==> inputs of willow <==
==> flow/design.v <==
module pow_5_pipe
(
    input             clock,
    input      [17:0] n,
    output reg [17:0] n_pow_5
);
    reg [17:0] n_1, n_2, n_3;
    reg [17:0] n_pow_2, n_pow_3, n_pow_4;
    always @(posedge clock)
    begin
        n_1 <= n;
        n_2 <= n_1;
        n_3 <= n_2;
        n_pow_2 <= n * n;
        n_pow_3 <= n_pow_2 * n_1;
        n_pow_4 <= n_pow_3 * n_2;
        n_pow_5 <= n_pow_4 * n_3;
    end
endmodule
==> flow/run.sh <==
#!/bin/bash
# the make line also repeats each setting of config.mk as NAME=value (left out here)
make -C /OpenROAD-flow-scripts/flow DESIGN_CONFIG=/design/flow/config.mk WORK_HOME=/design/flow/orfs CLKGATE_MAP_FILE= finish
==> flow/config.mk <==
export PLATFORM = sky130hd
export DESIGN_NAME = pow_5_pipe
export DESIGN_NICKNAME = pow_5_pipe
export VERILOG_FILES = /design/flow/design.v
export SDC_FILE = /design/flow/constraint.sdc
export NUM_CORES = 4
export LEC_CHECK = 0
export ABC_AREA = 1
export CAP_MARGIN = 40
export CORE_MARGIN = 2
export CORE_UTILIZATION = 38
export CTS_CLUSTER_DIAMETER = 331
export CTS_CLUSTER_SIZE = 100
export PLACE_DENSITY = 0.68
export SETUP_SLACK_MARGIN = 0.19
export SLEW_MARGIN = 20
==> flow/constraint.sdc <==
create_clock -name core_clock -period 4.34 [get_ports {clock}]
set_input_delay 0.8680 -clock core_clock [delete_from_list [all_inputs] [get_ports {clock}]]
set_output_delay 0.8680 -clock core_clock [all_outputs]
set_load 0.01 [all_outputs]
==> juniper (differences from willow) <==
==> flow/config.mk (replaced) <==
export PLATFORM = sky130hd
export DESIGN_NAME = pow_5_pipe
export DESIGN_NICKNAME = pow_5_pipe
export VERILOG_FILES = /design/flow/design.v
export SDC_FILE = /design/flow/constraint.sdc
export NUM_CORES = 4
export LEC_CHECK = 0
export CAP_MARGIN = 20
export CORE_MARGIN = 2
export CORE_UTILIZATION = 64
export MAX_ROUTING_LAYER = met4
export SLEW_MARGIN = 20
==> flow/constraint.sdc (replaced) <==
create_clock -name core_clock -period 4.38 [get_ports {clock}]
set_input_delay 0.8760 -clock core_clock [delete_from_list [all_inputs] [get_ports {clock}]]
set_output_delay 0.8760 -clock core_clock [all_outputs]
set_load 0.01 [all_outputs]
==> ember (differences from willow) <==
==> flow/config.mk (replaced) <==
export PLATFORM = sky130hd
export DESIGN_NAME = pow_5_pipe
export DESIGN_NICKNAME = pow_5_pipe
export VERILOG_FILES = /design/flow/design.v
export SDC_FILE = /design/flow/constraint.sdc
export NUM_CORES = 4
export LEC_CHECK = 0
export CAP_MARGIN = 20
export CORE_MARGIN = 2
export CORE_UTILIZATION = 40
export CTS_CLUSTER_DIAMETER = 393
export CTS_CLUSTER_SIZE = 100
export SLEW_MARGIN = 20
export TNS_END_PERCENT = 25
==> flow/constraint.sdc (replaced) <==
create_clock -name core_clock -period 6.4 [get_ports {clock}]
set_input_delay 1.2800 -clock core_clock [delete_from_list [all_inputs] [get_ports {clock}]]
set_output_delay 1.2800 -clock core_clock [all_outputs]
set_load 0.01 [all_outputs]
==> quartz (differences from willow) <==
==> flow/config.mk (replaced) <==
export PLATFORM = sky130hd
export DESIGN_NAME = pow_5_pipe
export DESIGN_NICKNAME = pow_5_pipe
export VERILOG_FILES = /design/flow/design.v
export SDC_FILE = /design/flow/constraint.sdc
export NUM_CORES = 4
export LEC_CHECK = 0
export CAP_MARGIN = 20
export CORE_MARGIN = 2
export CORE_UTILIZATION = 40
export SLEW_MARGIN = 20
==> flow/constraint.sdc (replaced) <==
create_clock -name core_clock -period 5.21 [get_ports {clock}]
set_input_delay 1.0420 -clock core_clock [delete_from_list [all_inputs] [get_ports {clock}]]
set_output_delay 1.0420 -clock core_clock [all_outputs]
set_load 0.01 [all_outputs]
==> run notes <==
run results: status complete, but fails checks, final setup margin -82.9 ps, Log Warnings 31, Synth mux share less than 1%, fin area 24600 um2, SO Viols negative setup slack, Setup Viol. Count Final 2, yosys adder share 51.9%, ClkCell Share 2.31%, Die Height 234 um
Source of the figures above: quartz

==> run notes <==
run results: Log Warnings 31, Synth mux share 0%, largest net degree at the start of global routing 17, Setup Viol. Count Final 27, final setup margin -446 ps, Die Height around 250 um, status complete, but fails checks, yosys adder share 48.4%, SO Viols negative setup slack
Source of the figures above: willow

==> run notes <==
run results: status complete, but fails checks, SO Viols negative setup slack, Synth mux share 0.0473%, Log Warnings 33, ClkCell Share between 2 and 2.5%, Setup Viol. Count Final 28, yosys adder share about half, Die Height approximately 190 um, H-tree levels 4, comb area leader adder cells, fin area 26900 um2, multi-input combinational area share between 60% and 70%, final setup margin -873 ps
Source of the figures above: juniper

==> run notes <==
run results: ClkCell Share 2.70%, Log Warnings 28, final setup margin 259 ps, Setup Viol. Count Final 0, yosys adder share 51.9%, Die Height 234 um, status finished clean, fin area ~23000 um2
Source of the figures above: ember



==> run a: inputs <==
Starts from the design.v that is shown in full above.
clock: 4.95 ns
lec_check: 0
cap_margin: 0
core_margin: 2
core_utilization: 72
cts_cluster_diameter: 210
place_density_lb_addon: 0.02
setup_slack_margin: -0.36
slew_margin: 20
run.sh (not shown) runs the stock make flow with config.mk's settings and CLKGATE_MAP_FILE=.
==> run b (differences from run a) <==
- CAP_MARGIN: 0 -> 20
- CORE_UTILIZATION: 72 -> 44
- CTS_CLUSTER_DIAMETER: 210 -> not set
- PLACE_DENSITY_LB_ADDON: 0.02 -> not set
- SETUP_SLACK_MARGIN: -0.36 -> not set
==> flow/constraint.sdc (replaced) <==
create_clock -name core_clock -period 6.25 [get_ports {clock}]
set_input_delay 1.2500 -clock core_clock [delete_from_list [all_inputs] [get_ports {clock}]]
set_output_delay 1.2500 -clock core_clock [all_outputs]
set_load 0.01 [all_outputs]
==> run c (differences from run a) <==
- CAP_MARGIN: 0 -> 20
- CORE_UTILIZATION: 72 -> 9
- CTS_CLUSTER_DIAMETER: 210 -> not set
- PLACE_DENSITY_LB_ADDON: 0.02 -> not set
- SETUP_SLACK_MARGIN: -0.36 -> not set
==> flow/constraint.sdc (replaced) <==
create_clock -name core_clock -period 9.96 [get_ports {clock}]
set_input_delay 1.9920 -clock core_clock [delete_from_list [all_inputs] [get_ports {clock}]]
set_output_delay 1.9920 -clock core_clock [all_outputs]
set_load 0.01 [all_outputs]
==> results <==
metric	run b	run c	run a
Run status	complete, no violations	complete, no violations	complete, but fails checks
Violated checks	-	-	setup timing
Post-layout worst setup margin	0.347 ns	2.84 ns	-0.311 ns
Diodes inserted	0	1	0
Placed cell count	2,964	5,432	2,929
Logic depth of the worst setup path including buffers	18	19	20
Core area	0.0475 mm^2	0.233 mm^2	0.0288 mm^2
Combinational share of cell area	0.700	0.626	0.665
Setup slack after placement	-0.339 ns	2.37 ns	-1.26 ns
Non-filler cells in the finished layout	2,996	5,465	2,960
GR Util met1	0.256	0.0561	0.383
Number of placement rows	80	177	62
Layout-stage area growth over the synthesis result	9.11%	22.1%	16.1%


==> inputs of job 177 <==
// pow_5_pipe: RTL as listed in full above, without the edits since
export LEC_CHECK = 0
export CAP_MARGIN = 20
export CORE_MARGIN = 2
export CORE_UTILIZATION = 72
export PLACE_DENSITY_LB_ADDON = 0.26
export SETUP_SLACK_MARGIN = 0.79
export SLEW_MARGIN = 20
create_clock -name core_clock -period 6.4 [get_ports {clock}]
==> job 1486 (differences from job 177) <==
Settings changed: CORE_UTILIZATION 72 to 40, CTS_CLUSTER_DIAMETER set to 212, CTS_CLUSTER_SIZE set to 100, PLACE_DENSITY_LB_ADDON 0.26 to unset, SETUP_SLACK_MARGIN 0.79 to unset, TNS_END_PERCENT set to 25.
==> job 6663 (differences from job 177) <==
Settings changed: CAP_MARGIN 20 to 0, CTS_CLUSTER_DIAMETER set to 85, SETUP_SLACK_MARGIN 0.79 to unset.
==> flow/constraint.sdc (replaced) <==
create_clock -name core_clock -period 5.23 [get_ports {clock}]
set_input_delay 1.0460 -clock core_clock [delete_from_list [all_inputs] [get_ports {clock}]]
set_output_delay 1.0460 -clock core_clock [all_outputs]
set_load 0.01 [all_outputs]
==> job 5206 (differences from job 177) <==
Settings changed: CORE_UTILIZATION 72 to 64, CTS_CLUSTER_DIAMETER set to 306, CTS_CLUSTER_SIZE set to 100, PLACE_DENSITY_LB_ADDON 0.26 to unset, SETUP_SLACK_MARGIN 0.79 to unset.
==> comparison <==
Job 1486 completed with no timing, DRC or antenna violations. Job 5206 finished clean. Job 177 ran to the end with no violations. Job 6663 ran to the end with violations: negative setup slack.
Cell count: job 1486 > job 6663 > job 5206 > job 177.
Clock skew: job 6663 is lower than job 1486 (0.0020 ns).
The highest critical path depth belongs to job 5206, the lowest to job 6663.
Sequential share of layout area, lowest first: job 6663, job 1486, job 5206, job 177.
==> figures <==
Routed length on met3: job 177 3.49 mm; job 5206 2.04 mm; job 6663 4.04 mm; job 1486 1.43 mm
1st-iter DRT viols: job 177 1,030; job 5206 646; job 6663 1,200; job 1486 605
Met1 Wirelength: job 177 17.7 mm; job 5206 19.5 mm; job 6663 19.5 mm; job 1486 19.6 mm
Worst-margin pin slew: job 177 0.822 ns; job 5206 0.856 ns; job 6663 0.610 ns; job 1486 0.969 ns
Area overhead of the layout relative to synthesis: job 177 8.02%; job 5206 8.37%; job 6663 14.8%; job 1486 9.25%
Total Routed Length: job 177 50.0 mm; job 5206 48.5 mm; job 6663 57.6 mm; job 1486 45.8 mm
FF-to-FF Start: job 177 n_pow_4[5]; job 5206 n_1[3]; job 6663 n_2[3]; job 1486 n_2[3]
Standard cell core area: job 177 28,800 um^2; job 5206 32,500 um^2; job 6663 28,800 um^2; job 1486 52,400 um^2
Via density: job 177 5.50; job 5206 5.19; job 6663 5.69; job 1486 4.71
Result of the run: job 177 complete, no violations; job 5206 complete, no violations; job 6663 finished with violations; job 1486 complete, no violations
Layout check failures: job 177 -; job 5206 -; job 6663 negative setup slack; job 1486 -
